==> v30 <==
Design FIFO, start of the top module:
module FIFO(clk, rst, wr_en, rd_en, buf_in, buf_out, buf_empty, buf_full, fifo_counter);
input clk, rst, wr_en, rd_en;
input [7:0] buf_in;
output [7:0] buf_out;
output buf_empty, buf_full;
output [6:0] fifo_counter;
reg [7:0] buf_out;
reg buf_empty, buf_full;
reg [6:0] fifo_counter;
reg [5:0] rd_ptr, wr_ptr;
reg [7:0] buf_mem[63:0];
always@ (fifo_counter) begin
    buf_empty = (fifo_counter == 0);  
    buf_full = (fifo_counter == 64);  
end
always @(posedge clk or posedge rst) begin
    if( rst )  
        fifo_counter <= 0;
    else if((!buf_full && wr_en) && (!buf_empty && rd_en))  
        fifo_counter <= fifo_counter;
    else if (!buf_full && wr_en)  
        fifo_counter <= fifo_counter + 1;
    else if (!buf_empty && rd_en)  
        fifo_counter <= fifo_counter - 1;
    else  
        fifo_counter <= fifo_counter;
end
always @(posedge clk or posedge rst) begin
    if (rst)  
        buf_out <= 0;
    else begin
  ...
export LEC_CHECK = 0
export CAP_MARGIN = 20
export CORE_MARGIN = 2
export CORE_UTILIZATION = 72
export CTS_CLUSTER_SIZE = 15
export PLACE_DENSITY_LB_ADDON = 0.05
export SETUP_SLACK_MARGIN = 0.59
export SLEW_MARGIN = 20
create_clock -name core_clock -period 2.06 [get_ports {clk}]
run.sh (not shown) runs the stock make flow with config.mk's settings and CLKGATE_MAP_FILE=.
==> v26: changes against v30 <==
==> flow/config.mk (replaced) <==
export PLATFORM = sky130hd
export DESIGN_NAME = FIFO
export DESIGN_NICKNAME = FIFO
export VERILOG_FILES = /design/flow/design.v
export SDC_FILE = /design/flow/constraint.sdc
export NUM_CORES = 4
export LEC_CHECK = 0
export ABC_AREA = 0
export CAP_MARGIN = 35
export CORE_MARGIN = 5
export CORE_UTILIZATION = 67
export GPL_ROUTABILITY_DRIVEN = 0
export MIN_ROUTING_LAYER = met1
export PLACE_DENSITY = 0.45
export SETUP_SLACK_MARGIN = 1.02
export SLEW_MARGIN = 20
==> flow/constraint.sdc (replaced) <==
create_clock -name core_clock -period 3.45 [get_ports {clk}]
set_input_delay 0.6900 -clock core_clock [delete_from_list [all_inputs] [get_ports {clk}]]
set_output_delay 0.6900 -clock core_clock [all_outputs]
set_load 0.01 [all_outputs]
==> comparison table <==
Internal Dissipation: v26 13.5 mW; v30 23.5 mW
Latest clock arrival within the worst-skew pair: v26 550 ps; v30 570 ps
Combinational group power: v26 6.31 mW; v30 12.4 mW
Power, Total: v26 19.7 mW; v30 34.6 mW
Min Clock Period, post-route: v26 2750 ps; v30 2740 ps
Transition time of the tightest slew-check pin: v26 892 ps; v30 814 ps
Final setup TNS: v26 0 ps; v30 -268650 ps
Global-route usage over all layers: v26 28.9%; v30 35.7%
First drt pass iteration count: v26 7; v30 6
1st-iter DRT viols: v26 1205; v30 2078
Final non-clock buffer share: v26 7.62%; v30 8.70%
Number of vias after detailed routing: v26 11600; v30 12600
Run status: v26 finished clean; v30 complete, but fails checks
Violated checks: v26 -; v30 setup timing
Clock Skews: v26 10.5 ps; v30 18.8 ps
M2 GR Usage: v26 45.5%; v30 58.7%
Layout area overhead: v26 19.7%; v30 20.6%
Switching part of the total power: v26 31.3%; v30 32.2%
Worst reg2reg setup slack: v26 700 ps; v30 -680 ps
Post-CTS Setup Repair Bufs: v26 28; v30 8
Post-detailed-placement cell area: v26 22800 um^2; v30 23400 um^2
Met1 track demand over resource: v26 42.8%; v30 49.1%
Count of instances resized after the clock tree is built: v26 141; v30 100


==> nickel: inputs <==
==> flow/design.v <==
`timescale 1ns / 1ps
module FIFO(clk, rst, wr_en, rd_en, buf_in, buf_out, buf_empty, buf_full, fifo_counter);
input clk, rst, wr_en, rd_en;
input [7:0] buf_in;
output [7:0] buf_out;
output buf_empty, buf_full;
output [6:0] fifo_counter;
reg [7:0] buf_out;
reg buf_empty, buf_full;
reg [6:0] fifo_counter;
reg [5:0] rd_ptr, wr_ptr;
reg [7:0] buf_mem[63:0];
always@ (fifo_counter) begin
    buf_empty = (fifo_counter == 0);  
    buf_full = (fifo_counter == 64);  
end
always @(posedge clk or posedge rst) begin
    if( rst )  
        fifo_counter <= 0;
    else if((!buf_full && wr_en) && (!buf_empty && rd_en))  
        fifo_counter <= fifo_counter;
    else if (!buf_full && wr_en)  
        fifo_counter <= fifo_counter + 1;
    else if (!buf_empty && rd_en)  
        fifo_counter <= fifo_counter - 1;
    else  
        fifo_counter <= fifo_counter;
end
always @(posedge clk or posedge rst) begin
    if (rst)  
        buf_out <= 0;
    else begin
        if (rd_en && !buf_empty)
            buf_out <= buf_mem[rd_ptr];
        else  
            buf_out <= buf_out;
    end
end
always @(posedge clk) begin
    if (!buf_full && wr_en)
        buf_mem[wr_ptr] <= buf_in;
    else
        buf_mem[wr_ptr] <= buf_mem[wr_ptr];
end
always @(posedge clk or posedge rst) begin
    if(rst) begin
        wr_ptr <= 0;
        rd_ptr <= 0;
    end
    else begin
        if (!buf_full && wr_en)  
            wr_ptr <= wr_ptr + 1;
        else  
            wr_ptr <= wr_ptr;
        if (!buf_empty && rd_en)  
            rd_ptr <= rd_ptr + 1;
        else  
            rd_ptr <= rd_ptr;               
    end
end
endmodule
==> flow/run.sh <==
#!/bin/bash
# the make line also repeats each setting of config.mk as NAME=value (left out here)
make -C /OpenROAD-flow-scripts/flow DESIGN_CONFIG=/design/flow/config.mk WORK_HOME=/design/flow/orfs CLKGATE_MAP_FILE= finish
==> flow/config.mk <==
export PLATFORM = sky130hd
export DESIGN_NAME = FIFO
export DESIGN_NICKNAME = FIFO
export VERILOG_FILES = /design/flow/design.v
export SDC_FILE = /design/flow/constraint.sdc
export NUM_CORES = 4
export LEC_CHECK = 0
export CAP_MARGIN = 5
export CORE_MARGIN = 2
export CORE_UTILIZATION = 66
export CTS_CLUSTER_SIZE = 54
export SLEW_MARGIN = 20
export TNS_END_PERCENT = 5
==> flow/constraint.sdc <==
create_clock -name core_clock -period 4.1 [get_ports {clk}]
set_input_delay 0.8200 -clock core_clock [delete_from_list [all_inputs] [get_ports {clk}]]
set_output_delay 0.8200 -clock core_clock [all_outputs]
set_load 0.01 [all_outputs]
==> lagoon (differences from nickel) <==
--- a/flow/config.mk
+++ b/flow/config.mk
@@ -8,6 +8,7 @@
 export CAP_MARGIN = 5
 export CORE_MARGIN = 2
-export CORE_UTILIZATION = 66
+export CORE_UTILIZATION = 72
 export CTS_CLUSTER_SIZE = 54
+export PLACE_DENSITY = 0.66
 export SLEW_MARGIN = 20
 export TNS_END_PERCENT = 5
==> flow/constraint.sdc (replaced) <==
create_clock -name core_clock -period 4.65 [get_ports {clk}]
set_input_delay 0.9300 -clock core_clock [delete_from_list [all_inputs] [get_ports {clk}]]
set_output_delay 0.9300 -clock core_clock [all_outputs]
set_load 0.01 [all_outputs]
==> job_summary.md <==
### Metrics collected by this job

| Metric | Value |
|---|---|
| Clock-cell share | under 10% |
| Placed Area | approximately 22000 µm² |
| Via Count | approximately 11000 |
| Lkg Pwr | a little under 8 nW |
| Worst setup margin | between 1000 and 1500 ps |
| Outcome | no timing/DRC/antenna violations |
The numbers above come from lagoon.

==> job_summary.md <==
### Metrics collected by this job

| Metric | Value |
|---|---|
| Lkg Pwr | a little under 8 nW |
| Outcome | no timing/DRC/antenna violations |
| Clock-cell share | ~7.0% |
| Worst setup margin | roughly 720 ps |
| Via Count | between 10000 and 15000 |
The numbers above come from nickel.

No activity file was given, so power comes from the tool's default toggle rates.
